<file path="flow/run.sh">
#!/bin/bash
# the make line also repeats each setting of config.mk as NAME=value (left out here)
make -C /OpenROAD-flow-scripts/flow DESIGN_CONFIG=/design/flow/config.mk WORK_HOME=/design/flow/orfs CLKGATE_MAP_FILE= finish
</file>
<file path="flow/config.mk">
export PLATFORM = sky130hd
export DESIGN_NAME = arm7_execute
export DESIGN_NICKNAME = arm7_execute
export VERILOG_FILES = /design/flow/design.v
export SDC_FILE = /design/flow/constraint.sdc
export NUM_CORES = 4
export LEC_CHECK = 0
export CAP_MARGIN = 0
export CELL_PAD_IN_SITES_GLOBAL_PLACEMENT = 2
export CORE_MARGIN = 9
export CORE_UTILIZATION = 37
export CTS_CLUSTER_DIAMETER = 194
export GPL_ROUTABILITY_DRIVEN = 0
export GPL_TIMING_DRIVEN = 1
export SETUP_SLACK_MARGIN = 1.86
export SLEW_MARGIN = 40
export TNS_END_PERCENT = 65
</file>
<file path="flow/design.v">
module alu(opcode, operand_1, operand_2, result, nzcv_old, nzcv, c_from_shifter, isWriteback);
parameter N = 32; 
input[3:0] opcode;	 
input wire [N-1:0] operand_1;  
input wire [N-1:0] operand_2;
input wire[3:0] nzcv_old;  
input wire c_from_shifter; 
output reg isWriteback;  
output reg[N-1:0] result;  
output reg [3:0] nzcv; 	 
reg cin;
reg cout;
reg[N-1:0] neg;
always @(*) begin
	cin = 0;
	cout = 0;
	neg = 0;
	nzcv= nzcv_old;
	case(opcode)
		4'd0: begin
			result = operand_1 & operand_2;
			nzcv[1] = c_from_shifter;
			isWriteback = 1;
		end
		4'd1: begin
			result = operand_1 ^ operand_2;
			isWriteback = 1;
			nzcv[1] = c_from_shifter;
		end
		4'd2: begin
			neg = -operand_2;
			{cin, result[N-2:0]} = operand_1[N-2:0]+neg[N-2:0]; 
			{cout, result[N-1]} = cin+ operand_1[N-1]+neg[N-1];
			nzcv[1]  = cout;	 
			nzcv[0] = cin^cout;  
			isWriteback = 1;
		end
		4'd3: begin
			neg = -operand_1;
			{cin, result[N-2:0]} = operand_2[N-2:0]+neg[N-2:0]; 
			{cout, result[N-1]} = cin+ operand_2[N-1]+neg[N-1];
			nzcv[1]  = cout;	 
			nzcv[0] = cin^cout;  
			isWriteback = 1;
		end
		4'd4: begin
			{cin, result[N-2:0]} = operand_1[N-2:0]+operand_2[N-2:0]; 
			{cout, result[N-1]} = cin+ operand_1[N-1]+operand_2[N-1];
			nzcv[1]  = cout;	 
			nzcv[0] = cin^cout;  
			isWriteback = 1;
		end
		4'd5: begin
			{cin, result[N-2:0]} = operand_1[N-2:0]+operand_2[N-2:0]+nzcv_old[1]; 
			{cout, result[N-1]} = cin+ operand_1[N-1]+operand_2[N-1];
			nzcv[1]  = cout;	 
			nzcv[0] = cin^cout;  
			isWriteback = 1;
		end
		4'd6: begin
			neg = -operand_2;
			{cin, result[N-2:0]} = operand_1[N-2:0]+neg[N-2:0]+nzcv_old[1]-1; 
			{cout, result[N-1]} = cin+ operand_1[N-1]+neg[N-1];
			nzcv[1]  = cout;	 
			nzcv[0] = cin^cout;  
			isWriteback = 1;
		end
		4'd7: begin
			neg = -operand_1;
			{cin, result[N-2:0]} = operand_2[N-2:0]+neg[N-2:0]+nzcv_old[1]-1; 
			{cout, result[N-1]} = cin+ operand_2[N-1]+neg[N-1];
			nzcv[1]  = cout;	 
			nzcv[0] = cin^cout;  
			isWriteback = 1;
		end
		4'd8: begin
			result = operand_1 & operand_2;
			isWriteback = 0;
			nzcv[1] = c_from_shifter;
		end
		4'd9: begin
			result = operand_1 ^ operand_2;
			isWriteback = 0;
			nzcv[1] = c_from_shifter;
		end
		4'd10: begin
			neg = -operand_2;
			{cin, result[N-2:0]} = operand_1[N-2:0]+neg[N-2:0]; 
			{cout, result[N-1]} = cin+ operand_1[N-1]+neg[N-1];
			nzcv[1]  = cout;	 
			nzcv[0] = cin^cout;  
			isWriteback = 0;
		end
		4'd11: begin
			{cin, result[N-2:0]} = operand_1[N-2:0]+operand_2[N-2:0]; 
			{cout, result[N-1]} = cin+ operand_1[N-1]+operand_2[N-1];
			nzcv[1]  = cout;	 
			nzcv[0] = cin^cout;  
			isWriteback = 0;
		end
		4'd12: begin
			result = operand_1 | operand_2;
			isWriteback = 1;
			nzcv[1] = c_from_shifter;
		end
		4'd13: begin
			result = operand_2;
			isWriteback = 1;
			nzcv[1] =c_from_shifter;
		end
		4'd14: begin
			result = operand_1 & (~operand_2);
			isWriteback = 1;
			nzcv[1] =c_from_shifter;
		end
		4'd15: begin
			result = ~operand_2;
			isWriteback = 1;
			nzcv[1] = c_from_shifter;
		end
	endcase
	nzcv[3] = result[N-1]; 	 
	nzcv[2] = (result == 0);  
end
endmodule
module bshift(instr_bit_25,imm_value, Rm, Rs, operand2, cin, c_to_alu, direct_data, use_shifter);
	parameter n=32;
	input [n-1:0] direct_data;
	input use_shifter;
	input instr_bit_25;  
	input [11:0] imm_value;  
	input [n-1:0] Rm;
	input [n-1:0] Rs;
	output [n-1:0] operand2;  
	input cin;
	output reg c_to_alu;
	wire instr_bit_25;
	wire [11:0] imm_value;
	reg [n-1:0] in;
	reg [n-1:0] out;
	reg [7:0] shiftby;  
	reg [n-1:0] junk;
	assign operand2 =(use_shifter==1)?out:direct_data ;
	always @* begin 
		in = 0;
		shiftby = 0;
		junk = 0;
		out = 0;
		c_to_alu = 0;
		if (instr_bit_25) begin
			in[n-1:8] = 0;
			in[7:0] = imm_value[7:0];
			shiftby[0]=0;
			shiftby[7:4]=4'd0;
			shiftby[4:1] = imm_value[11:8];
			{junk,out} = {in,in} >> shiftby[7:0];
			if(shiftby[7:0]==0) c_to_alu = cin;
			else c_to_alu = out[31];
		end
		else begin  
			if(imm_value[6:4] == 0) begin
				in = Rm;
				{c_to_alu,out} = {cin ,in} << imm_value[11:7];
			end
			if(imm_value[6:4] == 3'd1) begin
				in = Rm;
				shiftby[7:0] = Rs[7:0];
				{c_to_alu,out} = {cin,in} << shiftby[7:0];
			end
			if(imm_value[6:4] == 3'd2) begin
				in = Rm;
				{out, c_to_alu} = {in,cin} >> imm_value[11:7];
			end
			if(imm_value[6:4] == 3'd3) begin
				in = Rm;
				shiftby[7:0] = Rs[7:0];
				{out, c_to_alu} = {in,cin} >> shiftby[7:0];
			end
			if(imm_value[6:4] == 3'd4) begin
				in = Rm;
				if(in[n-1]){junk,out, c_to_alu} = {32'hFFFFFFFF,in,cin} >> imm_value[11:7];
				else {out, c_to_alu} = {in,cin} >> imm_value[11:7];
			end
			if(imm_value[6:4] == 3'd5) begin
				in = Rm;
				shiftby[7:0] = Rs[7:0];
				if(in[n-1]) {junk,out, c_to_alu} = {32'hFFFFFFFF,in,cin} >> shiftby[7:0];
				else {out,c_to_alu} = {in,cin} >> shiftby[7:0];
			end
			if((imm_value[6:4] == 3'd6)&&(imm_value[11:7]!=5'd0)) begin
				in = Rm;
				{junk,out,c_to_alu} = {in,in,cin} >> imm_value[11:7];
			end
			if(imm_value[6:4] == 3'd7) begin
				in=Rm;
				shiftby[7:0] = Rs[7:0];
				{junk,out,c_to_alu} = {in,in,cin} >> shiftby[4:0];  
			end
			if((imm_value[6:4] == 3'd6)&&(imm_value[11:7]==5'd0)) begin
				in= Rm;
				{out, c_to_alu} = {cin, in};
			end
		end
	end
endmodule 
module cond ( nzcv,  condition_code, will_this_be_executed);
input wire[3:0] nzcv;
input wire[3:0] condition_code;
output reg will_this_be_executed;
always @* begin
case(condition_code)
	0: begin	 
	if(nzcv[2] == 1)  will_this_be_executed = 1;
	else will_this_be_executed = 0;	
	end
	1: begin  
	if(nzcv[2] == 0)  will_this_be_executed = 1;
	else will_this_be_executed = 0;	
	end
	2: begin  
	if(nzcv[1] == 1)  will_this_be_executed = 1;
	else will_this_be_executed = 0;	
	end	
	3: begin  
	if(nzcv[1] == 0)  will_this_be_executed = 1;
	else will_this_be_executed = 0;	
	end	
	4: begin  
	if(nzcv[3] == 1)  will_this_be_executed = 1;
	else will_this_be_executed = 0;	
	end	
	5: begin  
	if(nzcv[3] == 0)  will_this_be_executed = 1;
	else will_this_be_executed = 0;	
	end	
	6: begin  
	if(nzcv[0] == 1)  will_this_be_executed = 1;
	else will_this_be_executed = 0;	
	end	
	7: begin  
	if(nzcv[0] == 0)  will_this_be_executed = 1;
	else will_this_be_executed = 0;	
	end	
	8: begin  
	if(nzcv[1] == 1 && nzcv[2] == 0)  will_this_be_executed = 1;
	else will_this_be_executed = 0;	
	end	
	9: begin  
	if(nzcv[1] == 0 && nzcv[2] == 1)  will_this_be_executed = 1;
	else will_this_be_executed = 0;	
	end	
	10: begin  
	if(nzcv[3] == nzcv[0])  will_this_be_executed = 1;
	else will_this_be_executed = 0;	
	end	
	11: begin  
	if(nzcv[3] != nzcv[0])  will_this_be_executed = 1;
	else will_this_be_executed = 0;	
	end	
	12: begin  
	if(nzcv[2] == 0 && nzcv[3] == nzcv[0])  will_this_be_executed = 1;
	else will_this_be_executed = 0;	
	end	
	13: begin  
	if(nzcv[2] == 0 || nzcv[3] != nzcv[0])  will_this_be_executed = 1;
	else will_this_be_executed = 0;	
	end	
	14: begin  
	will_this_be_executed = 1;	
	end	
	15: begin  
	will_this_be_executed = 1;
	end
endcase
end
endmodule
module multiplier(    Rs, Rm, result  );
parameter N = 32; 
output wire[N-1:0] result;
input wire[N-1:0] Rs;
input wire[N-1:0] Rm;
assign result = Rm*Rs;
endmodule
module inst_decode(ir, instr_type);
input wire [31:0] ir;
output reg[3:0] instr_type;
always@* begin
	instr_type = 9;
	if(ir[27] == 1 && ir[26] ==1) instr_type = 12;
	if(ir[27] == 1 && ir[26] == 0) begin
		if(ir[25] == 0) instr_type = 10;
		else if(ir[25] == 1) instr_type = 11;
	end
	if(ir[27] == 0 && ir[26] == 1) begin
		if(ir[25] == 0) instr_type = 8;
		else begin
			if(ir[4] == 1) instr_type = 9;
			if(ir[4] == 0) instr_type = 8;
		end
	end
	if(ir[27] == 0 && ir[26] == 0) begin
		if(ir[25] == 1) instr_type = 7;
		else begin
			if(ir[11:8] == 4'b1111 && ir[7:4] == 4'b0001) instr_type = 2;
			else if( (( ir[7] ==1) && (ir[4] == 1)) == 0) instr_type = 7;
			else if( ir[6] == 1) instr_type = 6;
			else if( ir[6] == 0 && ir[5] == 1 && ir[22] == 1) instr_type = 5;
			else if( ir[6] == 0 && ir[5] == 1 && ir[22] == 1) instr_type = 4;
			else if( ir[6] == 0 && ir[5] == 0 && ir[24] == 1) instr_type = 3;
			else if( ir[6] == 0 && ir[5] == 0 && ir[24] == 0 && ir[23] ==1) instr_type = 1;
			else if( ir[6] == 0 && ir[5] == 0 && ir[24] == 0 && ir[23] ==0) instr_type = 0;
		end
	end
end
endmodule
module arm7_execute (
	input             clk,
	input      [31:0] instr_i,   
	input      [31:0] rn_i,      
	input      [31:0] rd_i,      
	input      [31:0] rs_i,      
	input      [31:0] rm_i,      
	input      [31:0] pc_i,      
	input      [3:0]  nzcv_i,    
	output reg [31:0] result_o,
	output reg [3:0]  nzcv_o,
	output reg        wb_o,
	output reg        exec_o
);
localparam T_MULTIPLY          = 4'd0;
localparam T_DATA_PROCESSING   = 4'd7;
localparam T_LOAD_STORE        = 4'd8;
localparam T_BRANCH            = 4'd11;
localparam OP_SUB              = 4'd2;
localparam OP_ADD              = 4'd4;
reg [31:0] instr_q, rn_q, rd_q, rs_q, rm_q, pc_q;
reg [3:0]  nzcv_q;
always @(posedge clk) begin
	instr_q <= instr_i;
	rn_q    <= rn_i;
	rd_q    <= rd_i;
	rs_q    <= rs_i;
	rm_q    <= rm_i;
	pc_q    <= pc_i;
	nzcv_q  <= nzcv_i;
end
wire [3:0]  instr_type;
wire [31:0] mult_result;
wire [31:0] shifter_result;
wire        c_to_alu;
wire [31:0] alu_result;
wire [3:0]  alu_nzcv;
wire        alu_is_writeback;
wire        will_this_be_executed;
reg        use_shifter;
reg [31:0] alu_operand_1;
reg [31:0] alu_operand_2;
reg [3:0]  alu_opcode;
inst_decode InstructionDecoder(
	.ir(instr_q),
	.instr_type(instr_type)
);
multiplier Multiplier(
	.Rs(rs_q),
	.Rm(rm_q),
	.result(mult_result)
);
always @(*) begin
	alu_operand_2 = 0;
	case (instr_type)
		T_DATA_PROCESSING: begin
			alu_operand_1 = rn_q;
			use_shifter = 1;
			alu_opcode = instr_q[24:21];
		end
		T_MULTIPLY: begin
			alu_operand_1 = (instr_q[21] == 1) ? rd_q : 32'd0;	 
			alu_operand_2 = mult_result;
			use_shifter = 0;
			alu_opcode = OP_ADD;
		end
		T_BRANCH: begin
			alu_operand_1 = pc_q - 4;
			alu_operand_2 = (instr_q[23] == 1) ? {6'b111111, instr_q[23:0], 2'b00} : {6'b000000, instr_q[23:0], 2'b00};
			use_shifter = 0;
			alu_opcode = OP_ADD;
		end
		T_LOAD_STORE: begin
			alu_operand_1 = rn_q;
			use_shifter = 1;
			alu_opcode = (instr_q[23] == 1) ? OP_ADD : OP_SUB;
		end
		default: begin
			alu_operand_1 = rn_q;
			use_shifter = 1;
			alu_opcode = OP_ADD;
		end
	endcase
end
bshift BarrelShifter(
	.instr_bit_25(instr_q[25]),
	.imm_value(instr_q[11:0]),
	.Rs(rs_q),
	.Rm(rm_q),
	.cin(nzcv_q[1]),
	.direct_data(alu_operand_2),
	.use_shifter(use_shifter),
	.operand2(shifter_result),
	.c_to_alu(c_to_alu)
);
alu ALU(
	.opcode(alu_opcode),
	.operand_1(alu_operand_1),
	.operand_2(shifter_result),
	.nzcv_old(nzcv_q),
	.c_from_shifter(c_to_alu),
	.result(alu_result),
	.nzcv(alu_nzcv),
	.isWriteback(alu_is_writeback)
);
cond conditionFieldChecker(
	.nzcv(nzcv_q),
	.condition_code(instr_q[31:28]),
	.will_this_be_executed(will_this_be_executed)
);
always @(posedge clk) begin
	result_o <= alu_result;
	nzcv_o   <= alu_nzcv;
	wb_o     <= alu_is_writeback;
	exec_o   <= will_this_be_executed;
end
endmodule
</file>
<file path="flow/constraint.sdc">
create_clock -name core_clock -period 13.5 [get_ports {clk}]
set_input_delay 2.7000 -clock core_clock [delete_from_list [all_inputs] [get_ports {clk}]]
set_output_delay 2.7000 -clock core_clock [all_outputs]
set_load 0.01 [all_outputs]
</file>
==> changes_impl.md, run 1 <==
### Implementation results

* Post-Synth XOR/XNOR Area at 0.0565
* Worst Setup EP: nzcv_o[2]
* M1 WL at 97000 um
* # Cells Yosys at 5640
* Synth Warn # at 5
* Clk pwr share at 0.055
* Outcome: no timing/DRC/antenna violations
* Setup crit start kind: register
* Synth mux share at 0.0453
* Port Buffer Count at 234
* Crit path depth at 36
* R2R Path Start: instr_q[25]
* Synth cell count leaders: nand2_1, inv_1, fa_1
* PD cells at 295 nW/um2
* Top area cells in the synthesized netlist: fa_1, dfxtp_1, ha_1
* Min-delay src: instr_q[30]
* Vias in the first global route at 44900
* Hold slack at 0.562 ns
* Floorplan Nets at 6541
* Internal power at 0.00691 W
* Peak VDD IR at 0.809 mV
* Flops & latches, synth at 233
* NetSw at 0.00831 W
* Synth Instances at 5640
* Initial drt markers at 4913
* Worst Hold Depth at 1
* Critical Path Source: instr_q[25]
* Yosys adder share at 0.271
* Power Combinational at 0.0135 W
* Mean Syn Cell Area at 7.80 um2
* Chip area in the Yosys report at 44000 um2
* F_max at 87.0 MHz
* Yosys top cell by instances: nand2_1
* Top logic family: adder cells
* Final Hold Fails at 0
* Placed Cells at 7272
* Finished Layout Cells at 7391
* Total die area at 132000 um2
* Die width at 363 um
* CTS tree: done
* Crit path DAT at 12.02 ns
* R2R depth at 36
* Top delay family on crit path: AND-OR/OR-AND gates
* Netlist cell types at 114
* Syn Std Cell Area at 44000 um2
* Final setup fails at 0
* Tool warnings at 93
* Seq group at 0.000845 W
* Fin. max-slew vios at 0
* DR WL met2 at 93200 um
* Logic pwr share at 0.889
* Switching Share at 0.546
* Post-synth EDFFs at 0
* Async S/R FF share, synth at 0
* Crit. End Element: register
* Unrepaired setup endpoints after global routing: yes
* Ao+oa area frac at 0.221
* Insertion Delay late pin at 0.69 ns
* Clk_skew at 0.0626 ns
* FP Rows at 126
* Crit path top cell by count: buf_4
* Hold Path Class: reg2reg
* Worst-case clock buffer depth at 3
* Area delta synth->final at 17.3%
* Highest metal used: met5
* Top-area cell share at 0.190
* Routed via count at 45600
* Yosys top cell by area: fa_1
* Slew at the pin closest to its max-slew limit at 0.978 ns
* First-pass detailed-route iteration total at 6
* Routed Antenna Nets at 0
* Worst R2R Setup Slack at 2.01 ns
* H-Tree Depth at 1
* Req. time, crit path at 14.03 ns
* Core area at 118000 um2
* Leakage at 21.8 nW
* Residual DRC at 0
* Synth Seq Share at 0.106
* Maxcap violations at 0
* Top FF cell, synth: dfxtp_1
* Critical-path top delay cell: a211oi_1
* Routed length per instance at 30.1 um
* FP Util at 0.373
* Total gr overflow at 0
* WHS Endpoint: exec_o
* Worst Path Buf+Inv at 6
* Top Consumer: combinational cells
* Relative slew slack at 0.343
* Reg2reg end: nzcv_o[2]
* Initial antenna violation count at 8
* Clk slew on worst S/H paths at 0.06 ns
* Worst-path maximum fanout at 15
* Critical Path Max Stage Delay at 0.73 ns
* Power share of the sequential group at 0.056
* Die Y at 363 um
* Hold-fix buffers at CTS at 0
* Setup TNS at 0 ns
* All-Layer GR Usage at 0.325
* Root Buffer: clkbuf_16
* CP Class: reg2reg
* Post-layout nets at 6730
* Number of CTS-inserted buffers at 29
* Routed wire length at 223000 um
* Clk power at 0.000837 W
* Minimum clock period at 11.49 ns
* Synth Area in Simple Gates at 0.218
* Largest net degree at the start of global routing at 48
* Vias per cell at 6.17
* IO Count at 235
* Clock Sink Count at 233
* Final period util at 0.851
* First-pass GRT wire length at 320000 um
* WL met3 at 19300 um
* DP Wirelength at 176000 um
==> per-stage QoR <==
step / total power (W) / setup WS, ns / utilization / instance area, um2
2_1_floorplan: 0.00908 / 1.88 / - / 44100
3_3_place_gp: 0.0129 / 0.645 / 0.412 / 48700
3_5_place_dp: 0.0129 / 0.741 / 0.413 / 48800
4_1_cts: 0.0141 / 1.86 / 0.428 / 50500
5_1_grt: 0.0164 / 1.54 / 0.437 / 51600
6_report: 0.0152 / 2.01 / 0.437 / 51600
==> what timing repair did <==
action	in CTS	in global routing
cloned	2	0
gates resized	132	177
endpoints found under the setup margin	6	4
buffers inserted	20	36
hold endpoints to repair	0	0
pin swaps	38	92
==> layout make-up <==
class                      instances  area (um2)
fill                           12100       66500
tap                             1536        1920
clock buffer                      39         833
timing repair buffer             541        4850
multi-input combinational       4487       37100
sequential                       233        4750
inverter                         537        2020
antenna                            3        7.51
clock inverter                    15         171
==> layer usage <==
metal / global-route usage / vias to the layer above
li1: - / 20100
met1: 0.447 / 22600
met2: 0.486 / 2297
met3: 0.0617 / 561
met4: 0.154 / 6
met5: 0 / -
==> run 2, diff against run 1 <==
- CAP_MARGIN: 0 -> 35
- CELL_PAD_IN_SITES_GLOBAL_PLACEMENT: 2 -> unset
- CORE_MARGIN: 9 -> 2
- CORE_UTILIZATION: 37 -> 58
- CTS_CLUSTER_DIAMETER: 194 -> 270
- GPL_ROUTABILITY_DRIVEN: 0 -> unset
- GPL_TIMING_DRIVEN: 1 -> unset
- HOLD_SLACK_MARGIN: unset -> 0.3
- SETUP_SLACK_MARGIN: 1.86 -> -0.73
- SLEW_MARGIN: 40 -> 20
- TNS_END_PERCENT: 65 -> 5
- clock period: 13.5 -> 9.45 ns (I/O delays scaled with it)
==> run 2 against run 1 <==
Now fails the layout checks on setup timing. Worst hold slack got worse by 0.0049 ns. Fmax decreased by 1.6%. Largest power group unchanged. Cell count increased by 6.9%. Largest cell class unchanged.
==> changes_impl.md, run 2 <==
### Implementation results

* Syn Std Cell Area at 44000 um2
* Synth Instances at 5640
* Core area at 75600 um2
* Hold-fix buffers at CTS at 0
* Worst Setup EP: nzcv_o[2]
* RD Place Congestion at 1.20
* Power Combinational at 0.0248 W
* Clk power at 0.00117 W
* Top logic family: adder cells
* Post-synth EDFFs at 0
* Crit path top cell by count: fa_1
* Top FF cell, synth: dfxtp_1
* NetSw at 0.0145 W
* Vias in the first global route at 53400
* Synth mux share at 0.0453
* Top-area cell share at 0.190
* Worst Path Buf+Inv at 5
* Port Buffer Count at 234
* Power share of the sequential group at 0.044
* Initial drt markers at 8791
* Final period util at 1.24
* Relative slew slack at 0.293
* Design Area, Final at 58400 um2
* Largest net degree at the start of global routing at 44
* Vias per cell at 6.82
* R2R depth at 47
* Post-layout nets at 7794
* Root Buffer: clkbuf_16
* Crit path depth at 47
* Die Y at 279 um
* Worst Hold Depth at 1
* Synth Area in Simple Gates at 0.218
* PD cells at 465 nW/um2
* F_max at 85.6 MHz
* Crit path DAT at 12.21 ns
* Area delta synth->final at 32.6%
* Synth cell count leaders: nand2_1, inv_1, fa_1
* All-Layer GR Usage at 0.555
* Setup TNS at -21.92 ns
* First-pass detailed-route iteration total at 9
* Synth Warn # at 5
* Clk pwr share at 0.043
* Layout check faults: setup timing
* Leakage at 26.9 nW
* Finished Layout Cells at 7903
* Seq group at 0.00118 W
* Floorplan Nets at 6541
* Synth Seq Share at 0.106
* Chip area in the Yosys report at 44000 um2
* Tool warnings at 95
* Total die area at 78100 um2
* Slew at the pin closest to its max-slew limit at 1.05 ns
* Fin worst setup slack at -2.23 ns
* DP Wirelength at 175000 um
* Critical-path top delay cell: fa_1
* Switching Share at 0.533
* Clk_skew at 0.0188 ns
* Initial antenna violation count at 21
* Min-delay src: instr_q[30]
* Post-Synth XOR/XNOR Area at 0.0565
* Final Hold Fails at 0
* Dpl ws at -2.50 ns
* R2R Path Start: rs_q[4]
* CP Class: reg2reg
* WHS Endpoint: exec_o
* Worst-case clock buffer depth at 3
* Reg2reg end: nzcv_o[2]
* Placed Cells at 7814
* Yosys top cell by area: fa_1
* Top Consumer: combinational cells
* Routed wire length at 224000 um
* Clock Sink Count at 233
* Minimum clock period at 11.68 ns
* Yosys adder share at 0.271
* Netlist cell types at 114
* Top delay family on crit path: adder cells
* CTS tree: done
* Async S/R FF share, synth at 0
* Setup crit start kind: register
* Final core occ at 0.773
* First-pass GRT wire length at 327000 um
* Placed cell areas at 56500 um2
* Worst R2R Setup Slack at -2.23 ns
* Die width at 279 um
* Internal power at 0.0127 W
* Total gr overflow at 0
* Mean Syn Cell Area at 7.80 um2
* Critical Path Max Stage Delay at 0.56 ns
* FP Util at 0.582
* Worst-path maximum fanout at 8
* Final-layout fill cell count at 5143
* Unrepaired setup endpoints after global routing: yes
* Yosys top cell by instances: nand2_1
* Maxcap violations at 0
* Peak VDD IR at 1.61 mV
* Req. time, crit path at 9.98 ns
* Top area cells in the synthesized netlist: fa_1, dfxtp_1, ha_1
* Routed via count at 53900
* Ao+oa area frac at 0.221
* Final setup fails at 20
* Logic pwr share at 0.913
* Number of CTS-inserted buffers at 28
* # Cells Yosys at 5640
* Insertion Delay late pin at 0.63 ns
* Fin. max-slew vios at 0
* Routed Antenna Nets at 0
* Routed length per instance at 28.4 um
* H-Tree Depth at 1
* FP Rows at 101
* Critical Path Source: rs_q[4]
* Crit. End Element: register
* Residual DRC at 0
* Flops & latches, synth at 233
* Clk slew on worst S/H paths at 0.06 ns
* Outcome: finished with violations
* Hold Path Class: reg2reg
* IO Count at 235
==> run 2: area by class of cell <==
type                            count  area [um2]  area share
Timing Repair Buffer             1606       12900       0.220
Tap cell                          978        1220      0.0210
Inverter                          537        2020      0.0345
Clock inverter                     14         176     0.00302
Sequential cell                   233        4690      0.0803
Clock buffer                       35         768      0.0132
Multi-Input combinational cell   4487       36600       0.627
Antenna cell                       13        32.5    0.000557
==> run 2: repair_timing <==
item | 4_1_cts | 5_1_grt
buffers inserted | 15 | 6
pin swaps | 45 | 52
endpoints found under the setup margin | 15 | 16
gates resized | 80 | 79
hold endpoints to repair | 0 | 0
==> run 2: through the flow <==
step	hold WS [ns]	total power, W
final	0.558	0.0271
after detailed placement	0.523	0.0229
after global routing	0.603	0.0284
after global placement	0.531	0.0220
after CTS	0.553	0.0248
after floorplan	0.488	0.0130
==> run 2: layer usage <==
layer / GRT usage / up-vias / part of all wire
li1: - / 22300 / -
met1: 0.658 / 25100 / 0.34
met2: 0.793 / 4869 / 0.40
met3: 0.230 / 1638 / 0.16
met4: 0.424 / 24 / 0.10
met5: 0.0400 / - / 0.0023
==> run 3, diff against run 2 <==
- ABC_AREA: unset -> 1
- CAP_MARGIN: 35 -> 20
- CORE_UTILIZATION: 58 -> 68
- CTS_CLUSTER_DIAMETER: 270 -> 59
- CTS_CLUSTER_SIZE: unset -> 49
- GPL_ROUTABILITY_DRIVEN: unset -> 0
- GPL_TIMING_DRIVEN: unset -> 1
- HOLD_SLACK_MARGIN: 0.3 -> -0.08
- MAX_ROUTING_LAYER: unset -> met4
- PLACE_DENSITY_LB_ADDON: unset -> 0.12
- SETUP_SLACK_MARGIN: -0.73 -> -0.6
- TNS_END_PERCENT: 5 -> 60
- clock period: 9.45 -> 9.28 ns (I/O delays scaled with it)
==> run 3 against run 2 <==
Die area down 11%. The flow now stops in global routing (5_1_grt). Synthesized cell count grew 31%. Area after synthesis grew 3.8%.
==> changes_impl.md, run 3 <==
## Implementation

* Outcome: aborted with a tool error
* Fail Step: global routing (5_1_grt)
* Stop err: [ERROR GRT-0116] Global routing finished with congestion. Check the congestion regions in the DRC Viewer.
* Synth mux share at 0.00131
* FP Util at 0.684
* Mean Syn Cell Area at 6.16 um2
* Placed cell areas at 55200 um2
* Clock Sink Count at 233
* Yosys adder share at 0.261
* Synth Warn # at 5
* Synth Area in Simple Gates at 0.359
* Post-synth EDFFs at 0
* IO Count at 235
* Root Buffer: clkbuf_16
* Total die area at 69300 um2
* Total gr overflow at 30
* FP Rows at 95
* Die Y at 263 um
* Top area cells in the synthesized netlist: fa_1, nand2_1, inv_1
* Port Buffer Count at 234
* Top-area cell share at 0.183
* Ao+oa area frac at 0.0930
* DP Wirelength at 176000 um
* Floorplan Nets at 8314
* Synth Seq Share at 0.102
* Chip area in the Yosys report at 45700 um2
* Flops & latches, synth at 233
* Syn Std Cell Area at 45700 um2
* Die width at 263 um
* Top logic family: simple AND/OR/NAND/NOR gates
* All-Layer GR Usage at 0.765
* Yosys top cell by instances: nand2_1
* Top FF cell, synth: dfxtp_1
* Synth Instances at 7413
* Netlist cell types at 68
* Synth cell count leaders: nand2_1, inv_1, nand3_1
* Hold-fix buffers at CTS at 0
* Post-Synth XOR/XNOR Area at 0.0445
* # Cells Yosys at 7413
* Number of CTS-inserted buffers at 22
* H-Tree Depth at 1
* Yosys top cell by area: fa_1
* Async S/R FF share, synth at 0
* Worst-case clock buffer depth at 3
* Core area at 66800 um2
[run 3: timing repair]
item                                    CTS
cloned                                    1
resized                                 284
setup buffers                            74
endpoints found under the setup margin   16
pin swaps                               109
hold endpoints to repair                  0
[run 3: metrics by stage]
step	total power [W]	std cells	util	setup slack, ns	hold WS (ns)
4_1_cts	0.0298	9281	0.864	-1.12	0.568
3_3_place_gp	0.0240	9168	0.827	-1.71	0.511
2_1_floorplan	0.0139	7413	-	-0.571	0.454
3_5_place_dp	0.0250	9168	0.827	-1.97	0.509
[run 3: per-layer routing]
metal,overflow,track usage
met5,-,-
met4,10,0.653
met3,13,0.650
met2,5,0.893
met1,2,0.775
==> run 4, diff against run 3 <==
- ABC_AREA: 1 -> unset
- CORE_UTILIZATION: 68 -> 66
- CTS_CLUSTER_DIAMETER: 59 -> unset
- CTS_CLUSTER_SIZE: 49 -> 40
- GPL_ROUTABILITY_DRIVEN: 0 -> unset
- GPL_TIMING_DRIVEN: 1 -> unset
- HOLD_SLACK_MARGIN: -0.08 -> 0.29
- MAX_ROUTING_LAYER: met4 -> unset
- PLACE_DENSITY_LB_ADDON: 0.12 -> unset
- SETUP_SLACK_MARGIN: -0.6 -> 1.8
- TNS_END_PERCENT: 60 -> unset
- clock period: 9.28 -> 6.9 ns (I/O delays scaled with it)
==> run 4 against run 3 <==
Synthesized cell count shrank 24%. The run again fails in global routing (5_1_grt). Die area shrank 0.75%. Area after synthesis shrank 3.7%.
==> changes_impl.md, run 4 <==
## Implementation

* Async S/R FF share, synth at 0
* Yosys top cell by instances: nand2_1
* Synth Warn # at 5
* Synth Instances at 5640
* Yosys top cell by area: fa_1
* Netlist cell types at 114
* Post-Synth XOR/XNOR Area at 0.0565
* Root Buffer: clkbuf_16
* Floorplan Nets at 6541
* Die Y at 262 um
* Port Buffer Count at 234
* DP Wirelength at 184000 um
* Synth Area in Simple Gates at 0.218
* Worst-case clock buffer depth at 3
* Top logic family: adder cells
* Synth cell count leaders: nand2_1, inv_1, fa_1
* Placed Cells at 8046
* Ao+oa area frac at 0.221
* Top FF cell, synth: dfxtp_1
* FP Util at 0.668
* IO Count at 235
* Stop err: [ERROR GRT-0116] Global routing finished with congestion. Check the congestion regions in the DRC Viewer.
* Total die area at 68800 um2
* # Cells Yosys at 5640
* Syn Std Cell Area at 44000 um2
* Number of CTS-inserted buffers at 29
* Flops & latches, synth at 233
* Total gr overflow at 4907
* Yosys adder share at 0.271
* Fail Step: global routing (5_1_grt)
* FP Rows at 94
* Clock Sink Count at 233
* Mean Syn Cell Area at 7.80 um2
* Core area at 65900 um2
* Top-area cell share at 0.190
* Chip area in the Yosys report at 44000 um2
* RD Place Congestion at 1.35
* Outcome: aborted with a tool error
* All-Layer GR Usage at 1.02
* H-Tree Depth at 1
* Top area cells in the synthesized netlist: fa_1, dfxtp_1, ha_1
* Synth Seq Share at 0.106
* Post-synth EDFFs at 0
* Synth mux share at 0.0453
* Die width at 262 um
[run 4: metal layers]
| layer | GRT overflow | global-route usage |
|---|---|---|
| met1 | 276 | 0.941 |
| met2 | 3144 | 1.20 |
| met3 | 356 | 0.898 |
| met4 | 1089 | 1.10 |
| met5 | 42 | 0.744 |
[run 4: through the flow]
step | worst slack [ns] | hold WS [ns] | TNS (ns) | instance area [um2]
after floorplan | -4.30 | 0.488 | -62.94 | 44900
after global placement | -4.30 | 0.560 | -74.62 | 59400
after detailed placement | -5.04 | 0.578 | -88.09 | 59400
after CTS | -4.52 | 0.671 | -78.31 | 63300
[run 4: timing repair]
action | in CTS
gates cloned | 0
hold buffers | 0
endpoints found under the setup margin | 35
gates resized | 457
setup buffers | 102
pin swaps | 200
==> run 5, diff against run 4 <==
- CELL_PAD_IN_SITES_DETAIL_PLACEMENT: unset -> 2
- CELL_PAD_IN_SITES_GLOBAL_PLACEMENT: unset -> 1
- CORE_MARGIN: 2 -> 4
- CORE_UTILIZATION: 66 -> 61
- CTS_CLUSTER_SIZE: 40 -> unset
- HOLD_SLACK_MARGIN: 0.29 -> unset
- SETUP_SLACK_MARGIN: 1.8 -> unset
- SLEW_MARGIN: 20 -> 15
- clock period: 6.9 -> 13.0 ns (I/O delays scaled with it)
==> run 5 against run 4 <==
The flow stops in detailed placement (3_5_place_dp). Synthesized cell count stayed put. Die area increased by 11%. Area after synthesis did not move.
==> changes_impl.md, run 5 <==
## Implementation

* Outcome: aborted with a tool error
* Fail Step: detailed placement (3_5_place_dp)
* Stop err: Error: detail_place.tcl, 38 bad optional access
* # Cells Yosys at 5640
* Synth Area in Simple Gates at 0.218
* Flops & latches, synth at 233
* Synth mux share at 0.0453
* Top area cells in the synthesized netlist: fa_1, dfxtp_1, ha_1
* Mean Syn Cell Area at 7.80 um2
* Core area at 71500 um2
* Die width at 277 um
* Post-synth EDFFs at 0
* Floorplan Nets at 6541
* Synth cell count leaders: nand2_1, inv_1, fa_1
* Yosys top cell by area: fa_1
* Netlist cell types at 114
* Top FF cell, synth: dfxtp_1
* IO Count at 235
* Total die area at 76500 um2
* FP Rows at 98
* Port Buffer Count at 234
* Chip area in the Yosys report at 44000 um2
* Yosys adder share at 0.271
* Synth Warn # at 5
* Synth Instances at 5640
* RD Place Congestion at 1.34
* Post-Synth XOR/XNOR Area at 0.0565
* Synth Seq Share at 0.106
* FP Util at 0.616
* Yosys top cell by instances: nand2_1
* Die Y at 277 um
* Async S/R FF share, synth at 0
* Top-area cell share at 0.190
* Ao+oa area frac at 0.221
* Top logic family: adder cells
* Syn Std Cell Area at 44000 um2
==> run 5: through the flow <==
| stage | setup slack, ns | total power [W] | hold slack (ns) | std cells | area (um2) |
|---|---|---|---|---|---|
| after global placement | 0.703 | 0.0126 | 0.556 | 6644 | 47600 |
| after floorplan | 0.869 | 0.00942 | 0.488 | 5640 | 44000 |
==> run 6, diff against run 5 <==
- CAP_MARGIN: 20 -> 30
- CELL_PAD_IN_SITES_DETAIL_PLACEMENT: 2 -> unset
- CELL_PAD_IN_SITES_GLOBAL_PLACEMENT: 1 -> unset
- CORE_MARGIN: 4 -> 2
- CORE_UTILIZATION: 61 -> 60
- MAX_ROUTING_LAYER: unset -> met4
- SETUP_SLACK_MARGIN: unset -> -0.74
- SLEW_MARGIN: 15 -> 20
- clock period: 13.0 -> 9.59 ns (I/O delays scaled with it)
==> run 6 against run 5 <==
The run fails in global routing (5_1_grt). Area after synthesis unchanged. Die area decreased by 1.3%. Synthesized cell count unchanged.
==> changes_impl.md, run 6 <==
## Implementation

* Total die area at 75500 um2
* Synth Warn # at 5
* Port Buffer Count at 234
* Yosys top cell by area: fa_1
* Fail Step: global routing (5_1_grt)
* Core area at 72800 um2
* Top logic family: adder cells
* FP Util at 0.604
* Top-area cell share at 0.190
* Clock Sink Count at 233
* Syn Std Cell Area at 44000 um2
* Yosys adder share at 0.271
* Synth mux share at 0.0453
* FP Rows at 99
* Post-Synth XOR/XNOR Area at 0.0565
* Die Y at 275 um
* Top area cells in the synthesized netlist: fa_1, dfxtp_1, ha_1
* Yosys top cell by instances: nand2_1
* Synth Seq Share at 0.106
* H-Tree Depth at 1
* Post-synth EDFFs at 0
* Mean Syn Cell Area at 7.80 um2
* Outcome: aborted with a tool error
* Number of CTS-inserted buffers at 27
* DP Wirelength at 171000 um
* IO Count at 235
* Synth Instances at 5640
* # Cells Yosys at 5640
* Ao+oa area frac at 0.221
* Top FF cell, synth: dfxtp_1
* Dpl ws at -2.10 ns
* RD Place Congestion at 1.27
* Netlist cell types at 114
* Synth Area in Simple Gates at 0.218
* Root Buffer: clkbuf_16
* Floorplan Nets at 6541
* Placed cell areas at 55700 um2
* Flops & latches, synth at 233
* Die width at 275 um
* Worst-case clock buffer depth at 3
* Async S/R FF share, synth at 0
* Chip area in the Yosys report at 44000 um2
* Synth cell count leaders: nand2_1, inv_1, fa_1
-- run 6: repair_timing --
item                       CTS
setup endpoints to repair   14
pin swaps                   92
resized                    144
gates cloned                 0
buffers inserted            41
hold endpoints to repair     0
hold buffers                 0
-- run 6: metrics by stage --
stage	cells	util	setup TNS, ns
2_1_floorplan	5640	-	-8.40
3_3_place_gp	7681	0.765	-14.19
3_5_place_dp	7681	0.765	-19.04
4_1_cts	7761	0.790	-13.09
==> run 7, diff against run 6 <==
- CAP_MARGIN: 30 -> 20
- CORE_UTILIZATION: 60 -> 70
- CTS_CLUSTER_SIZE: unset -> 40
- MAX_ROUTING_LAYER: met4 -> unset
- SETUP_SLACK_MARGIN: -0.74 -> -0.42
- clock period: 9.59 -> 6.93 ns (I/O delays scaled with it)
==> run 7 against run 6 <==
Die area decreased by 14%. Area after synthesis unchanged. The flow stops in clock tree synthesis (4_1_cts). Synthesized cell count unchanged.
==> changes_impl.md, run 7 <==
## Implementation

* Synth Instances at 5640
* Top FF cell, synth: dfxtp_1
* FP Util at 0.711
* Post-Synth XOR/XNOR Area at 0.0565
* Mean Syn Cell Area at 7.80 um2
* Synth cell count leaders: nand2_1, inv_1, fa_1
* Synth Warn # at 5
* Top logic family: adder cells
* Outcome: aborted with a tool error
* Dpl ws at -5.36 ns
* # Cells Yosys at 5640
* Ao+oa area frac at 0.221
* Die Y at 255 um
* Yosys top cell by instances: nand2_1
* Synth Area in Simple Gates at 0.218
* RD Place Congestion at 1.40
* Syn Std Cell Area at 44000 um2
* Die width at 255 um
* Fail Step: clock tree synthesis (4_1_cts)
* Post-synth EDFFs at 0
* Flops & latches, synth at 233
* Top area cells in the synthesized netlist: fa_1, dfxtp_1, ha_1
* Top-area cell share at 0.190
* Port Buffer Count at 234
* DP Wirelength at 200000 um
* Core area at 61900 um2
* IO Count at 235
* Yosys adder share at 0.271
* Total die area at 64900 um2
* Floorplan Nets at 6541
* FP Rows at 91
* Netlist cell types at 114
* Synth mux share at 0.0453
* Stop err: [ERROR DPL-0038] Utilization greater than 100%, impossible to legalize
* Synth Seq Share at 0.106
* Placed Cells at 8040
* Async S/R FF share, synth at 0
* Yosys top cell by area: fa_1
* Chip area in the Yosys report at 44000 um2
-- run 7: metrics by stage --
stage	TNS, ns	hold WS, ns	instance area [um2]	util
after floorplan	-63.06	0.488	44400	-
after global placement	-77.46	0.544	59200	0.956
after detailed placement	-97.77	0.547	59200	0.956
==> run 8, diff against run 7 <==
- CORE_UTILIZATION: 70 -> 62
- CTS_CLUSTER_DIAMETER: unset -> 266
- CTS_CLUSTER_SIZE: 40 -> 98
- PLACE_DENSITY_LB_ADDON: unset -> 0.0
- SETUP_SLACK_MARGIN: -0.42 -> 2.03
- TNS_END_PERCENT: unset -> 40
- clock period: 6.93 -> 7.24 ns (I/O delays scaled with it)
==> run 8 against run 7 <==
Synthesized cell count did not move. Die area rose by 13%. The flow stops in global routing (5_1_grt). Area after synthesis did not move.
==> changes_impl.md, run 8 <==
## Implementation

* Outcome: aborted with a tool error
* Fail Step: global routing (5_1_grt)
* Stop err: [ERROR GRT-0232] Routing congestion too high. Check the congestion heatmap in the GUI.
* Synth Warn # at 5
* Synth Seq Share at 0.106
* Core area at 70100 um2
* Yosys adder share at 0.271
* Clock Sink Count at 233
* Yosys top cell by instances: nand2_1
* Root Buffer: clkbuf_16
* Netlist cell types at 114
* Top FF cell, synth: dfxtp_1
* Ao+oa area frac at 0.221
* # Cells Yosys at 5640
* Number of CTS-inserted buffers at 7
* Synth Instances at 5640
* H-Tree Depth at 1
* Port Buffer Count at 234
* Synth Area in Simple Gates at 0.218
* Floorplan Nets at 6541
* Placed cell areas at 59200 um2
* Die width at 270 um
* Chip area in the Yosys report at 44000 um2
* Post-synth EDFFs at 0
* Dpl ws at -4.20 ns
* Die Y at 270 um
* Synth mux share at 0.0453
* FP Rows at 97
* Async S/R FF share, synth at 0
* RD Place Congestion at 1.34
* Total die area at 73100 um2
* Syn Std Cell Area at 44000 um2
* Top area cells in the synthesized netlist: fa_1, dfxtp_1, ha_1
* IO Count at 235
* Top logic family: adder cells
* Worst-case clock buffer depth at 3
* Hold-fix buffers at CTS at 0
* Yosys top cell by area: fa_1
* Post-Synth XOR/XNOR Area at 0.0565
* Top-area cell share at 0.190
* FP Util at 0.627
* All-Layer GR Usage at 0.739
* Flops & latches, synth at 233
* Total gr overflow at 97
* DP Wirelength at 172000 um
* Synth cell count leaders: nand2_1, inv_1, fa_1
* Mean Syn Cell Area at 7.80 um2
==> run 8: layer usage <==
layer  track usage  overflow
met1         0.753         0
met2         0.898        56
met3         0.605         3
met4         0.671        38
met5         0.324         0
==> run 8: timing repair <==
action,4_1_cts
buffers inserted,32
resized,181
pin swaps,84
endpoints found under the setup margin,35
==> run 8: metrics by stage <==
stage	total power (W)	cells
after floorplan	0.0170	5640
after global placement	0.0282	8135
after detailed placement	0.0297	8135
after CTS	0.0313	8176
==> run 9, diff against run 8 <==
- CAP_MARGIN: 20 -> 0
- CELL_PAD_IN_SITES_GLOBAL_PLACEMENT: unset -> 2
- CORE_ASPECT_RATIO: unset -> 0.54
- CORE_MARGIN: 2 -> 9
- CORE_UTILIZATION: 62 -> 37
- CTS_CLUSTER_DIAMETER: 266 -> 254
- CTS_CLUSTER_SIZE: 98 -> unset
- GPL_ROUTABILITY_DRIVEN: unset -> 0
- GPL_TIMING_DRIVEN: unset -> 1
- HOLD_SLACK_MARGIN: unset -> 0.27
- PLACE_DENSITY_LB_ADDON: 0.0 -> unset
- SETUP_SLACK_MARGIN: 2.03 -> 1.86
- SLEW_MARGIN: 20 -> 40
- TNS_END_PERCENT: 40 -> 65
- clock period: 7.24 -> 13.5 ns (I/O delays scaled with it)
==> run 9 against run 8 <==
Now clean on timing, DRC and antenna. Die area rose by 81%. Area after synthesis did not move. Synthesized cell count did not move.
==> changes_impl.md, run 9 <==
### Implementation results

* Outcome: no timing/DRC/antenna violations
* H-Tree Depth at 1
* Hold Path Class: reg2reg
* Power Combinational at 0.0156 W
* # Cells Yosys at 5640
* Min-delay src: instr_q[30]
* Flops & latches, synth at 233
* Largest net degree at the start of global routing at 47
* Routed Antenna Nets at 0
* Placed cell areas at 49200 um2
* Initial antenna violation count at 18
* Clock Sink Count at 233
* Critical Path Source: instr_q[6]
* Power share of the sequential group at 0.049
* Routed length per instance at 33.2 um
* Minimum clock period at 11.93 ns
* Mean Syn Cell Area at 7.80 um2
* Crit path depth at 33
* Placed Cells at 7329
* Routed wire length at 248000 um
* Req. time, crit path at 14.06 ns
* Root Buffer: clkbuf_16
* Worst R2R Setup Slack at 1.57 ns
* Top area cells in the synthesized netlist: fa_1, dfxtp_1, ha_1
* Design Area, Final at 52000 um2
* Synth Area in Simple Gates at 0.218
* Routed via count at 47600
* Top Consumer: combinational cells
* Crit. End Element: register
* Port Buffer Count at 234
* Clk slew on worst S/H paths at 0.07 ns
* Critical-path top delay cell: dfxtp_1
* NetSw at 0.0103 W
* Insertion Delay late pin at 0.69 ns
* Slew at the pin closest to its max-slew limit at 1.13 ns
* Worst Setup EP: nzcv_o[2]
* R2R Path Start: instr_q[6]
* Vias per cell at 6.38
* Core area at 117000 um2
* Vias in the first global route at 44500
* CP Class: reg2reg
* Final setup fails at 0
* Worst Hold Depth at 1
* Number of CTS-inserted buffers at 28
* FP Util at 0.375
* Critical Path Max Stage Delay at 0.92 ns
* Setup TNS at 0 ns
* Yosys top cell by instances: nand2_1
* Total die area at 132000 um2
* Netlist cell types at 114
* Worst-case clock buffer depth at 3
* F_max at 83.8 MHz
* Internal power at 0.00704 W
* Yosys top cell by area: fa_1
* Peak VDD IR at 0.974 mV
* Synth mux share at 0.0453
* Fin worst setup slack at 1.57 ns
* Fin. max-slew vios at 0
* First-pass GRT wire length at 343000 um
* IO Count at 235
* Clk_skew at 0.0338 ns
* FP Rows at 92
* Maxcap violations at 0
* Yosys adder share at 0.271
* R2R depth at 33
* Synth Instances at 5640
* Clk pwr share at 0.049
* Die width at 487 um
* Dpl ws at 0.532 ns
* Synth Seq Share at 0.106
* Top delay family on crit path: AND-OR/OR-AND gates
* Ao+oa area frac at 0.221
* Post-synth EDFFs at 0
* Hold-fix buffers at CTS at 0
* Top FF cell, synth: dfxtp_1
* Area delta synth->final at 18.1%
* Reg2reg end: nzcv_o[2]
* Clk power at 0.000856 W
* Syn Std Cell Area at 44000 um2
* Switching Share at 0.594
* All-Layer GR Usage at 0.355
* Post-layout nets at 6759
* Seq group at 0.000848 W
* Top logic family: adder cells
* PD cells at 334 nW/um2
* Chip area in the Yosys report at 44000 um2
* Synth cell count leaders: nand2_1, inv_1, fa_1
* Initial drt markers at 7438
* Synth Warn # at 5
* Tool warnings at 93
* Final Hold Fails at 0
* Total gr overflow at 0
* Setup crit start kind: register
* Residual DRC at 0
* Logic pwr share at 0.902
* WHS Endpoint: exec_o
* Relative slew slack at 0.243
* Floorplan Nets at 6541
* Worst Path Buf+Inv at 3
* Post-Synth XOR/XNOR Area at 0.0565
* Unrepaired setup endpoints after global routing: yes
* Leakage at 22.1 nW
* Worst-path maximum fanout at 29
* Top-area cell share at 0.190
* Async S/R FF share, synth at 0
* First-pass detailed-route iteration total at 11
* Crit path DAT at 12.50 ns
* Die Y at 271 um
* CTS tree: done
* Final period util at 0.884
* DP Wirelength at 203000 um
* Finished Layout Cells at 7465
## run 9: area by class of cell
class / count / area [um2]
Clock buffer: 36 / 771
Tap cell: 1551 / 1940
Antenna cell: 35 / 87.6
Clock inverter: 15 / 199
Timing Repair Buffer: 571 / 5040
Fill cell: 11900 / 65300
Sequential cell: 233 / 4740
Multi-Input combinational cell: 4487 / 37200
Inverter: 537 / 2020
## run 9: metal layers
metal | track usage | vias to the layer above | routed length (um)
li1 | - | 20200 | -
met1 | 0.556 | 23700 | 119000
met2 | 0.392 | 3237 | 79300
met3 | 0.211 | 409 | 43500
met4 | 0.0503 | 28 | 4900
met5 | 0.0456 | - | 1080
## run 9: stage by stage
stage	util	total power, W	hold slack [ns]
6_report	0.443	0.0173	0.593
5_1_grt	0.442	0.0184	0.632
4_1_cts	0.436	0.0163	0.587
3_5_place_dp	0.419	0.0146	0.567
3_3_place_gp	0.418	0.0138	0.558
2_1_floorplan	-	0.00908	0.488
## run 9: repair_timing
| item | 4_1_cts | 5_1_grt |
|---|---|---|
| pin swaps | 53 | 56 |
| gates resized | 167 | 109 |
| gates cloned | 0 | 2 |
| endpoints found under the hold margin | 0 | 0 |
| setup buffers | 34 | 14 |
| setup endpoints to repair | 7 | 4 |
==> run 10, diff against run 9 <==
- CAP_MARGIN: 0 -> 20
- CELL_PAD_IN_SITES_GLOBAL_PLACEMENT: 2 -> unset
- CORE_ASPECT_RATIO: 0.54 -> unset
- CORE_MARGIN: 9 -> 2
- CORE_UTILIZATION: 37 -> 10
- CTS_CLUSTER_DIAMETER: 254 -> unset
- GPL_ROUTABILITY_DRIVEN: 0 -> unset
- GPL_TIMING_DRIVEN: 1 -> unset
- HOLD_SLACK_MARGIN: 0.27 -> unset
- SETUP_SLACK_MARGIN: 1.86 -> unset
- SLEW_MARGIN: 40 -> 20
- TNS_END_PERCENT: 65 -> unset
- clock period: 13.5 -> 16.5 ns (I/O delays scaled with it)
==> run 10 against run 9 <==
Still clean on timing, DRC and antenna. Clock power fell by 7.8%. Critical path depth rose by 15. Global-route usage fell by 25 points. Fmax fell by 14%. Worst hold slack got worse by 0.053 ns. Power fell by 30%. Utilization fell by 32 points. Clock-buffer cell count rose by 5. Setup slack improved by 1.0 ns. Sequential share of layout area fell by 0.61 points. Sequential cell count did not move. First-iteration DRC count fell by 32%.
==> changes_impl.md, run 10 <==
### Implementation results

* Post-synth EDFFs at 0
* Leakage at 21.1 nW
* Post-Synth XOR/XNOR Area at 0.0565
* Crit path depth at 48
* Clock Sink Count at 233
* Critical Path Max Stage Delay at 0.63 ns
* Root Buffer: clkbuf_16
* Largest net degree at the start of global routing at 45
* Synth Area in Simple Gates at 0.218
* Clk_skew at 0.0700 ns
* Flops & latches, synth at 233
* PD cells at 222 nW/um2
* Worst Hold Depth at 1
* Crit path DAT at 14.44 ns
* Setup bufs post-CTS at 0
* Hold-fix buffers at CTS at 0
* Async S/R FF share, synth at 0
* Die width at 667 um
* Mean Syn Cell Area at 7.80 um2
* Final Hold Fails at 0
* Clk pwr share at 0.065
* Worst-path maximum fanout at 40
* Design Area, Final at 55000 um2
* FP Rows at 243
* Internal power at 0.00495 W
* Maxcap violations at 0
* WHS Endpoint: exec_o
* Worst-case clock buffer depth at 3
* Vias in the first global route at 44600
* Post-layout nets at 6624
* Routed via count at 45500
* Initial antenna violation count at 29
* Total die area at 445000 um2
* Yosys adder share at 0.271
* Clk power at 0.000789 W
* Req. time, crit path at 17.02 ns
* Critical-path top delay cell: o41ai_1
* Residual DRC at 0
* RD Place Congestion at 1.00
* Setup TNS at 0 ns
* First-pass detailed-route iteration total at 6
* Slew at the pin closest to its max-slew limit at 1.28 ns
* Relative slew slack at 0.136
* CTS tree: done
* Top FF cell, synth: dfxtp_1
* Core area at 438000 um2
* Critical Path Source: rs_q[2]
* Ao+oa area frac at 0.221
* H-Tree Depth at 2
* Number of CTS-inserted buffers at 34
* Floorplan Nets at 6541
* Routed length per instance at 20.5 um
* Peak VDD IR at 0.596 mV
* Area delta synth->final at 24.9%
* R2R Path Start: rs_q[2]
* Switching Share at 0.594
* Outcome: no timing/DRC/antenna violations
* Initial drt markers at 5081
* IO Count at 235
* Final setup fails at 0
* Finished Layout Cells at 11700
* Power Combinational at 0.0107 W
* Min-delay src: instr_q[30]
* Port Buffer Count at 234
* Synth Seq Share at 0.106
* DP Wirelength at 191000 um
* Crit. End Element: register
* Worst Path Buf+Inv at 6
* Die Y at 667 um
* Chip area in the Yosys report at 44000 um2
* Routed Antenna Nets at 0
* Syn Std Cell Area at 44000 um2
* Yosys top cell by instances: nand2_1
* Clk slew on worst S/H paths at 0.06 ns
* Top area cells in the synthesized netlist: fa_1, dfxtp_1, ha_1
* Top logic family: adder cells
* Hold Path Class: reg2reg
* Vias per cell at 3.91
* R2R depth at 48
* CP Class: reg2reg
* Placed cell areas at 53700 um2
* CTS resizes at 0
* Minimum clock period at 13.91 ns
* Total gr overflow at 0
* Synth Instances at 5640
* # Cells Yosys at 5640
* Worst Setup EP: nzcv_o[2]
* Tool warnings at 90
* Routed wire length at 238000 um
* Top delay family on crit path: AND-OR/OR-AND gates
* Unrepaired setup endpoints after global routing: no
* Crit path top cell by count: fa_1
* Logic pwr share at 0.878
* Reg2reg end: nzcv_o[2]
* F_max at 71.9 MHz
* Synth cell count leaders: nand2_1, inv_1, fa_1
* Final period util at 0.843
* Final-layout fill cell count at 50500
* Top Consumer: combinational cells
* Top-area cell share at 0.190
* Fin. max-slew vios at 0
* Seq group at 0.000704 W
* Hold slack at 0.540 ns
* Synth Warn # at 5
* FP Util at 0.100
* Synth mux share at 0.0453
* All-Layer GR Usage at 0.103
* Worst R2R Setup Slack at 2.59 ns
* Placed Cells at 11600
* Setup crit start kind: register
* First-pass GRT wire length at 336000 um
* Yosys top cell by area: fa_1
* Insertion Delay late pin at 0.68 ns
* NetSw at 0.00725 W
* Power share of the sequential group at 0.058
* Netlist cell types at 114
## run 10: layout make-up
type	instances	area (um2)	area share
antenna	23	57.6	0.00105
clock buffer	41	928	0.0169
timing repair buffer	430	3810	0.0694
clock inverter	20	194	0.00353
tap	5880	7360	0.134
sequential	233	4670	0.0850
inverter	537	2020	0.0367
multi-input combinational	4487	35900	0.654
## run 10: metal layers
layer | vias to the layer above | global-route usage | wire length (um)
met5 | - | 0 | 65
met4 | 10 | 0.0840 | 23200
met3 | 652 | 0.0187 | 18700
met2 | 2468 | 0.170 | 110000
met1 | 22500 | 0.117 | 86900
li1 | 19900 | - | -
## run 10: stage by stage
step / power (W) / setup WS, ns / util
4_1_cts: 0.0122 / 2.49 / 0.125
5_1_grt: 0.0133 / 1.72 / 0.125
2_1_floorplan: 0.00742 / 4.37 / -
3_5_place_dp: 0.0113 / 2.64 / 0.123
3_3_place_gp: 0.0113 / 2.64 / 0.123
6_report: 0.0122 / 2.59 / 0.125
==> run 11, diff against run 10 <==
- CORE_UTILIZATION: 10 -> 61
- HOLD_SLACK_MARGIN: unset -> -0.09
- MAX_ROUTING_LAYER: unset -> met4
- SETUP_SLACK_MARGIN: unset -> 2.66
- TNS_END_PERCENT: unset -> 10
- clock period: 16.5 -> 9.59 ns (I/O delays scaled with it)
==> run 11 against run 10 <==
Now fails the layout checks on setup timing. Setup slack worse by 5.3 ns. Synthesized cell count unchanged. Sequential share of layout area down 0.30 points. Sequential power up 66%. Highest routed layer is now met4. Largest cell class unchanged. Clock-buffer cell count down 6. Clock power up 39%.
==> changes_impl.md, run 11 <==
### Implementation results

* Ao+oa area frac at 0.221
* Port Buffer Count at 234
* Chip area in the Yosys report at 44000 um2
* Worst Hold Depth at 1
* # Cells Yosys at 5640
* CP Class: reg2reg
* Final setup fails at 16
* Worst Setup EP: nzcv_o[2]
* Worst-path maximum fanout at 6
* Top logic family: adder cells
* Post-Synth XOR/XNOR Area at 0.0565
* Routed Antenna Nets at 0
* GR Util met1 at 0.653
* R2R Path Start: rs_q[4]
* Crit. End Element: register
* Top area cells in the synthesized netlist: fa_1, dfxtp_1, ha_1
* GR Util met2 at 0.804
* Synth cell count leaders: nand2_1, inv_1, fa_1
* Final-layout fill cell count at 4563
* DP Wirelength at 167000 um
* Insertion Delay late pin at 0.64 ns
* FP Util at 0.616
* Fin worst setup slack at -2.74 ns
* Die width at 273 um
* Die Y at 273 um
* Slew at the pin closest to its max-slew limit at 1.25 ns
* Area delta synth->final at 30.4%
* CTS tree: done
* Yosys top cell by instances: nand2_1
* Setup TNS at -19.90 ns
* Post-synth EDFFs at 0
* Final period util at 1.29
* FP Rows at 98
* Min-delay src: instr_q[30]
* IO Count at 235
* Vias in the first global route at 52800
* Initial drt markers at 9464
* First-pass detailed-route iteration total at 13
* R2R depth at 42
* Synth mux share at 0.0453
* RD Place Congestion at 1.29
* Floorplan Nets at 6541
* Synth Seq Share at 0.106
* Hold-fix buffers at CTS at 0
* Top Consumer: combinational cells
* Root Buffer: clkbuf_16
* Hold Path Class: reg2reg
* Total die area at 74300 um2
* Routed wire length at 219000 um
* H-Tree Depth at 1
* Maxcap violations at 0
* Final Hold Fails at 0
* Critical-path top delay cell: or4_4
* Logic pwr share at 0.915
* Setup crit start kind: register
* Number of CTS-inserted buffers at 27
* Outcome: finished with violations
* Residual DRC at 0
* Layout check faults: setup timing
* Routed length per instance at 28.5 um
* Clk pwr share at 0.041
* Netlist cell types at 114
* WHS Endpoint: exec_o
* Async S/R FF share, synth at 0
* Flops & latches, synth at 233
* F_max at 81.1 MHz
* Top-area cell share at 0.190
* Clk slew on worst S/H paths at 0.06 ns
* Peak VDD IR at 2.23 mV
* Gr busiest metal: met2
* Reg2reg end: nzcv_o[2]
* Unrepaired setup endpoints after global routing: yes
* Vias per cell at 6.99
* Post-layout nets at 7600
* Synth Instances at 5640
* Relative slew slack at 0.162
* Routed via count at 53700
* Minimum clock period at 12.33 ns
* Power share of the sequential group at 0.044
* Fin. max-slew vios at 0
* Synth Area in Simple Gates at 0.218
* Total gr overflow at 0
* Critical Path Source: rs_q[4]
* Switching Share at 0.532
* Syn Std Cell Area at 44000 um2
* Internal power at 0.0125 W
* Req. time, crit path at 10.08 ns
* Crit path depth at 42
* Largest net degree at the start of global routing at 48
* All-Layer GR Usage at 0.580
* Worst-case clock buffer depth at 3
* Initial antenna violation count at 22
* Crit path DAT at 12.82 ns
* Clk power at 0.00110 W
* Worst Path Buf+Inv at 12
* GRT met3 Usage at 0.249
* NetSw at 0.0142 W
* Clock Sink Count at 233
* Leakage at 26.0 nW
* Top FF cell, synth: dfxtp_1
* Top delay family on crit path: adder cells
* Tool warnings at 95
* Yosys top cell by area: fa_1
* Seq group at 0.00117 W
* Yosys adder share at 0.271
* Synth Warn # at 5
* Power Combinational at 0.0244 W
* Worst R2R Setup Slack at -2.74 ns
* Mean Syn Cell Area at 7.80 um2
* First-pass GRT wire length at 318000 um
* Core area at 71500 um2
* Hold slack at 0.596 ns
* PD cells at 465 nW/um2
* Critical Path Max Stage Delay at 0.71 ns
* Clk_skew at 0.0471 ns
run 11: final cells by class:
cell class	instances	area, um2	share of cell area
Sequential cell	233	4710	0.0820
Tap cell	950	1190	0.0207
Clock inverter	13	144	0.00251
Multi-Input combinational cell	4487	37000	0.644
Antenna cell	22	55.1	0.000959
Timing Repair Buffer	1413	11600	0.201
Inverter	537	2020	0.0351
Clock buffer	35	746	0.0130
run 11: stage by stage:
step | cells | worst slack, ns | power [W] | utilization | area (um2)
final | 7690 | -2.74 | 0.0267 | 0.803 | 57400
after global routing | 7687 | -3.13 | 0.0278 | 0.803 | 57400
after CTS | 7655 | -1.59 | 0.0241 | 0.793 | 56700
after detailed placement | 7583 | -2.28 | 0.0221 | 0.769 | 55000
after global placement | 7583 | -2.05 | 0.0212 | 0.769 | 55000
after floorplan | 5640 | -1.62 | 0.0129 | - | 44200
run 11: timing repair:
item | 4_1_cts | 5_1_grt
pin swaps | 93 | 63
gates cloned | 0 | 1
gates resized | 143 | 136
buffers inserted | 24 | 11
setup endpoints to repair | 30 | 33
endpoints found under the hold margin | 0 | 0
run 11: layer usage:
layer  wire (um)  vias up
met5           0        -
met2       87500     5052
met1       72900    24900
met4       22800        0
li1            -    21900
met3       36000     1814
==> run 12, diff against run 11 <==
- CORE_UTILIZATION: 61 -> 40
- HOLD_SLACK_MARGIN: -0.09 -> unset
- MAX_ROUTING_LAYER: met4 -> unset
- SETUP_SLACK_MARGIN: 2.66 -> 2.96
- TNS_END_PERCENT: 10 -> unset
- clock period: 9.59 -> 12.6 ns (I/O delays scaled with it)
==> run 12 against run 11 <==
Wire length grew 1.0%. Die area is 52% higher. Utilization down 30 points. Synthesized cell count unchanged. Fmax up 7.5%. Now clean on timing, DRC and antenna. Final area is 4.4% lower. Setup slack better by 3.9 ns. Cell count fell by 1.2%. Critical path depth up 7. Non-clock buffer count fell by 541. Combinational power fell by 34%.
==> changes_impl.md, run 12 <==
### Implementation results

* Worst-path maximum fanout at 7
* Tool warnings at 93
* Root Buffer: clkbuf_16
* Logic pwr share at 0.895
* Peak VDD IR at 1.24 mV
* Fin. max-slew vios at 0
* Syn Std Cell Area at 44000 um2
* Residual DRC at 0
* Critical-path top delay cell: fa_2
* Async S/R FF share, synth at 0
* Top FF cell, synth: dfxtp_1
* Relative slew slack at 0.157
* Insertion Delay late pin at 0.67 ns
* Total gr overflow at 0
* Synth Seq Share at 0.106
* Seq group at 0.000910 W
* DP Wirelength at 176000 um
* PD cells at 329 nW/um2
* Dpl ws at 0.0488 ns
* First-pass GRT wire length at 319000 um
* Synth Area in Simple Gates at 0.218
* Vias in the first global route at 46300
* Critical Path Max Stage Delay at 0.57 ns
* CTS tree: done
* Final period util at 0.911
* Flops & latches, synth at 233
* Yosys top cell by area: fa_1
* Floorplan Nets at 6541
* Clock Sink Count at 233
* Mean Syn Cell Area at 7.80 um2
* Chip area in the Yosys report at 44000 um2
* Total die area at 113000 um2
* Hold-fix buffers at CTS at 0
* Post-Synth XOR/XNOR Area at 0.0565
* Req. time, crit path at 13.13 ns
* Crit path DAT at 12.01 ns
* Post-layout nets at 7062
* Clk_skew at 0.0423 ns
* Die width at 336 um
* Setup TNS at 0 ns
* Min-delay src: instr_q[30]
* Vias per cell at 6.29
* Top area cells in the synthesized netlist: fa_1, dfxtp_1, ha_1
* Worst R2R Setup Slack at 1.13 ns
* Switching Share at 0.544
* Final Hold Fails at 0
* Critical Path Source: rs_q[2]
* Routed wire length at 221000 um
* Internal power at 0.00824 W
* Minimum clock period at 11.47 ns
* All-Layer GR Usage at 0.382
* R2R depth at 49
* Netlist cell types at 114
* Post-synth EDFFs at 0
* Reg2reg end: nzcv_o[2]
* Crit. End Element: register
* CP Class: reg2reg
* Worst Path Buf+Inv at 7
* Top Consumer: combinational cells
* Top delay family on crit path: adder cells
* # Cells Yosys at 5640
* Routed length per instance at 29.1 um
* Leakage at 23.7 nW
* RD Place Congestion at 1.04
* Worst-case clock buffer depth at 3
* Area delta synth->final at 24.7%
* FP Rows at 121
* IO Count at 235
* Routed via count at 47800
* Initial antenna violation count at 6
* Final-layout fill cell count at 10600
* Power Combinational at 0.0162 W
* Hold Path Class: reg2reg
* Worst Hold Depth at 1
* Synth cell count leaders: nand2_1, inv_1, fa_1
* Clk slew on worst S/H paths at 0.07 ns
* Largest net degree at the start of global routing at 45
* F_max at 87.2 MHz
* Clk pwr share at 0.054
* Reg area at 4740 um2
* WHS Endpoint: exec_o
* Ao+oa area frac at 0.221
* Crit path depth at 49
* Synth Instances at 5640
* Synth mux share at 0.0453
* Number of CTS-inserted buffers at 30
* First-pass detailed-route iteration total at 7
* Initial drt markers at 5825
* Outcome: no timing/DRC/antenna violations
* Worst Setup EP: nzcv_o[2]
* Port Buffer Count at 234
* Core area at 109000 um2
* Gate Area at 37800 um2
* Die Y at 336 um
* Top logic family: adder cells
* NetSw at 0.00981 W
* Power share of the sequential group at 0.050
* Clk power at 0.000977 W
* Slew at the pin closest to its max-slew limit at 1.25 ns
* FP Util at 0.404
* Yosys adder share at 0.271
* Fin worst setup slack at 1.13 ns
* Setup crit start kind: register
* R2R Path Start: rs_q[2]
* Routed Antenna Nets at 0
* Top-area cell share at 0.190
* Final setup fails at 0
* H-Tree Depth at 1
* Unrepaired setup endpoints after global routing: yes
* Synth Warn # at 5
* Maxcap violations at 0
* Yosys top cell by instances: nand2_1
## run 12: repair_timing
| item | in CTS | in global routing |
|---|---|---|
| gates cloned | 2 | 0 |
| pin swaps | 145 | 114 |
| buffers inserted | 96 | 37 |
| setup endpoints to repair | 21 | 23 |
| gates resized | 315 | 149 |
## run 12: metal layers
metal  GRT usage  part of all wire  vias up
met5           0          0.000059        -
met4       0.189             0.060        2
met3      0.0964              0.11      606
met2       0.574              0.42     2753
met1       0.510              0.41    23700
li1            -                 -    20800
## run 12: cell type report
cell class	instances	area share
multi-input combinational	4487	0.689
timing repair buffer	872	0.135
sequential	233	0.0864
inverter	537	0.0370
tap	1414	0.0322
clock buffer	37	0.0149
clock inverter	19	0.00511
antenna	2	0.0000912
## run 12: per-stage QoR
stage	instance area, um2	std cells	utilization	hold WS (ns)	total power (W)
floorplan	44200	5640	-	0.488	0.00980
global placement	50600	7405	0.464	0.530	0.0145
detailed placement	50600	7408	0.464	0.535	0.0146
CTS	53900	7562	0.495	0.556	0.0174
global route	54900	7599	0.503	0.609	0.0194
finish	54900	7601	0.503	0.555	0.0180
Power figures rest on the tool's default switching activity, not on a simulated workload.
